== run A ==
## measure_sys
module measure_sys(
	input            sys_clk,
	input            sys_rst_n,
	input      [7:0] askdemod_data,    
	input      [9:0] fsk_demod,        
	input      [7:0] pskdemod_data,    
	output     [7:0] demod_data,
	output     [7:0] uart_mod_type,
	output    [15:0] uart_demod_fre,
	output     [7:0] uart_mod_depth,
	output reg [7:0] uart_delta_freq
);
	localparam SAMPLE_DIV = 249;   
	localparam WAVE_DIV   = 24;    
	wire [8:0] fskdemod_data_9;
	wire [9:0] fskdemod_data_10;
	wire [7:0] ma;
	wire [7:0] mf;
	wire ask_is_sine_wave;
	wire fsk_is_sine_wave;
	wire [7:0] askdemod_vpp;
	wire [9:0] fskdemod_vpp;
	wire [7:0] pskdemod_vpp;
	wire [7:0] askdemod_dc_offset;
	wire [7:0] ask_papr;
	wire [9:0] fsk_papr;
	wire [7:0] psk_papr;
	wire [15:0] ask_freq_out;
	wire [15:0] fsk_freq_out;
	wire [15:0] psk_freq_out;
	signed_unsigned_converter #(9) signed_unsigned_converter_fsk2(
		.data_in(fsk_demod[8:0]),
		.is_signed(1'b1),
		.data_out(fskdemod_data_9)
	);
	signed_unsigned_converter #(10) signed_unsigned_converter_fsk3(
		.data_in(fsk_demod),
		.is_signed(1'b1),
		.data_out(fskdemod_data_10)
	);
	wire sample_en;
	clk_divider #(.FRE_DIV(SAMPLE_DIV)) clk_divider_inst(
		.clk(sys_clk),
		.rst_n(sys_rst_n),
		.sample_en(sample_en)
	);
	measure #(.N(8), .WAVE_DIV(WAVE_DIV)) measure_ask(
		.clk(sys_clk),
		.sample_en(sample_en),
		.rst_n(sys_rst_n),
		.signal_in_unsigned(askdemod_data),
		.ma_measure_enable(1'b1),
		.mf_measure_enable(1'b0),
		.is_sine_wave(ask_is_sine_wave),
		.freq_out(ask_freq_out),
		.papr(ask_papr),
		.vpp(askdemod_vpp),
		.dc_offset(askdemod_dc_offset),
		.ma(ma),
		.mf()
	);
	measure #(.N(9), .WAVE_DIV(WAVE_DIV)) measure_fsk(
		.clk(sys_clk),
  ...
Size in the first run: about 14,000 cells after synthesis, ~76 I/O pins.
clock: 36.8 ns
lec_check: 0
abc_area: 1
cap_margin: 20
core_margin: 2
core_utilization: 69
cts_cluster_diameter: 338
setup_slack_margin: -2.0
slew_margin: 20
run.sh (not shown) runs the stock make flow with config.mk's settings and CLKGATE_MAP_FILE=.
Run A never completed, since it errored out during global routing.
The inputs of run B differ from those of run A as listed below.
# run A
export LEC_CHECK = 0
export ABC_AREA = 1
export CAP_MARGIN = 20
export CORE_MARGIN = 2
export CORE_UTILIZATION = 69
export CTS_CLUSTER_DIAMETER = 338
export SETUP_SLACK_MARGIN = -2.0
export SLEW_MARGIN = 20
create_clock -name core_clock -period 36.8 [get_ports {sys_clk}]
# run B
export LEC_CHECK = 0
export CAP_MARGIN = 20
export CORE_MARGIN = 2
export CORE_UTILIZATION = 32
export SLEW_MARGIN = 20
create_clock -name core_clock -period 62.4 [get_ports {sys_clk}]
Run B finished end to end and its layout was clean on timing, DRC and antenna.
Run B vs run A on portion of the post-synthesis area used by sequential elements: run B is the higher one.
Between run A and run B, the flow reports number of instances in the synthesized netlist decreasing by more than 10%.
Run B vs run A: Yosys chip area down in run B
Run B vs. run A: total die area up 110%; synthesized area fell 0.0013 mm^2.
> inputs changed (run B -> run C)
# run B
export LEC_CHECK = 0
export CAP_MARGIN = 20
export CORE_MARGIN = 2
export CORE_UTILIZATION = 32
export SLEW_MARGIN = 20
create_clock -name core_clock -period 62.4 [get_ports {sys_clk}]
# run C
export LEC_CHECK = 0
export ABC_AREA = 1
export CAP_MARGIN = 20
export CORE_MARGIN = 2
export CORE_UTILIZATION = 72
export CTS_CLUSTER_DIAMETER = 377
export PLACE_DENSITY = 0.37
export SLEW_MARGIN = 20
create_clock -name core_clock -period 28.4 [get_ports {sys_clk}]
--- outcome ---
What ended run C was a tool error in clock tree synthesis; the run never finished. Die area | run C < run B. Going from run B to run C, synthesized-area fraction occupied by adder cells shrinks by 0.37 points. Taking run B as the reference, in run C placed instance area +about 25%; row count fell 65; xor/xnor cell area share of the yosys netlist shows an increase of 2.7 points; area of the synthesized netlist per yosys stat shows an increase of about 1.5%. Average size of a mapped cell (run B / run C): 1.15. Looking at gate count of the mapped netlist across run B and run C, the one that comes out lower is run B. Post-synthesis cell area, run C vs run B: up slightly. The higher routability congestion estimate came out of run C.
For run D, these inputs were changed with respect to run C:
# run C
export LEC_CHECK = 0
export ABC_AREA = 1
export CAP_MARGIN = 20
export CORE_MARGIN = 2
export CORE_UTILIZATION = 72
export CTS_CLUSTER_DIAMETER = 377
export PLACE_DENSITY = 0.37
export SLEW_MARGIN = 20
create_clock -name core_clock -period 28.4 [get_ports {sys_clk}]
# run D
export LEC_CHECK = 0
export CAP_MARGIN = 20
export CORE_MARGIN = 2
export CORE_UTILIZATION = 40
export SLEW_MARGIN = 20
create_clock -name core_clock -period 62.4 [get_ports {sys_clk}]
### Flow results
- Of run C and run D, only run D finishes the flow clean.
- FAIL run C @ clock tree synthesis: tool exited with error
- Changes observed in run D relative to run C: post-synthesis share of cell area spent on and, or, nand and nor gates lost 4.5 points, number of placement rows now sits higher.
- Synthesized cell count, run C and run D, lower one = run D.
- Compared to run C, run D was floorplanned on a bigger die.
- The average footprint of a synthesized cell in run C is 0.867 times that in run D.
- From run D to run C, async set-or-reset flop fraction in the synthesized netlist did not move at all.
- Of the two candidates, run C has the better floorplan core area and run D the worse one.
- Run D gives less synthesis area per yosys than run C did.
- Changes observed in run D relative to run C: area after synthesis moved down, total cells reported by yosys after synthesis moved down.

* * *

Setup of P:
measure_sys again, from the RTL that the note above started with.
==> flow/config.mk <==
export PLATFORM = sky130hd
export DESIGN_NAME = measure_sys
export DESIGN_NICKNAME = measure_sys
export VERILOG_FILES = /design/flow/design.v
export SDC_FILE = /design/flow/constraint.sdc
export NUM_CORES = 4
export LEC_CHECK = 0
export CAP_MARGIN = 20
export CORE_ASPECT_RATIO = 0.8
export CORE_MARGIN = 2
export CORE_UTILIZATION = 40
export GPL_ROUTABILITY_DRIVEN = 0
export MAX_ROUTING_LAYER = met4
export SLEW_MARGIN = 20
==> flow/constraint.sdc <==
create_clock -name core_clock -period 44.7 [get_ports {sys_clk}]
set_input_delay 8.9400 -clock core_clock [delete_from_list [all_inputs] [get_ports {sys_clk}]]
set_output_delay 8.9400 -clock core_clock [all_outputs]
set_load 0.01 [all_outputs]
Layout checks on P: not met. Flow itself completed; violations: negative setup slack.
The inputs of Q differ from those of P as listed below.
- GPL_ROUTABILITY_DRIVEN removed (was 0)
- MAX_ROUTING_LAYER removed (was met4)
- CORE_ASPECT_RATIO removed (was 0.8)
- CORE_UTILIZATION changed from 40 to 72
- the clock period (ns, I/O delays scaled along) changed from 44.7 to 60.3
[summary]
Looking at the reports, Q completed the entire flow and the layout it produced met the timing, DRC and antenna checks. Routed wire in Q totals less than in P. Compared with P, in Q share of total power in combinational logic went up; die size went down 44%; power saw a decrease; post-route setup TNS up 7.15 ns; number of nets in the final layout shrank by 2471.
Relative to Q, the following input files were edited for R:
- ABC_AREA newly set to 1
- the clock period (ns, I/O delays scaled along) changed from 60.3 to 36.8
- R did not finish: a tool error stopped it during global routing (5_1_grt).
- The final reports for R and Q show chip area higher in the former.
- The starting utilization of the core area of Q and that of R are within noise of each other.
> inputs changed (R -> S)
- CTS_CLUSTER_DIAMETER now 194, previously not set
- CAP_MARGIN now 0, was 20
- the clock period (ns, I/O delays scaled along) now 41.3, was 36.8
Findings:
- What S reported for total of cells resized after clock tree synthesis has to be multiplied by 2.7 to get the figure for R.
- Re setup slack after placement: R was lower than S.
- Total standard cell area after synthesis of S is on par with R.
- Final checks on S, whose flow otherwise completed, came back failing, citing negative setup slack.
- Cmp S vs R: area of placed instances lower in S
- Going from R to S, TritonCTS buffer count shrinks by about 1.4%.
--- input diff S..T ---
- a deleted CTS_CLUSTER_DIAMETER that had been 194
- a deleted ABC_AREA that had been 1
- a change of CAP_MARGIN from 0 to 20
- a change of CORE_UTILIZATION from 72 to 40
- a change of the clock period (ns, I/O delays scaled along) from 41.3 to 90.8
## What came out
- Of S and T, only T finishes the flow clean.
- S ran in full, but the layout does not pass; the checks complain about negative setup slack.
- Post-route core utilization was higher in the run labelled S.
- Row clock latency at the later pin of the worst-skew pair: T lower / S higher
- T vs S on largest net degree at the start of global routing: T is the higher one.
- [compare] base=S new=T: cell area after placement shrank by about 1.8%, post-synthesis xor/xnor area fraction shrank by 2.7 points.
- S -> T: wire length decreased by more than 10%
- From S to T the numbers moved as follows: register-to-register setup slack now larger; share of power burned in combinational logic now smaller; placeable core region now larger; worst setup slack now larger.
- The adder and majority cell fraction of the synthesized area in T sits 0.37 points above the value recorded for S.
Power and IR drop assume default switching activity.
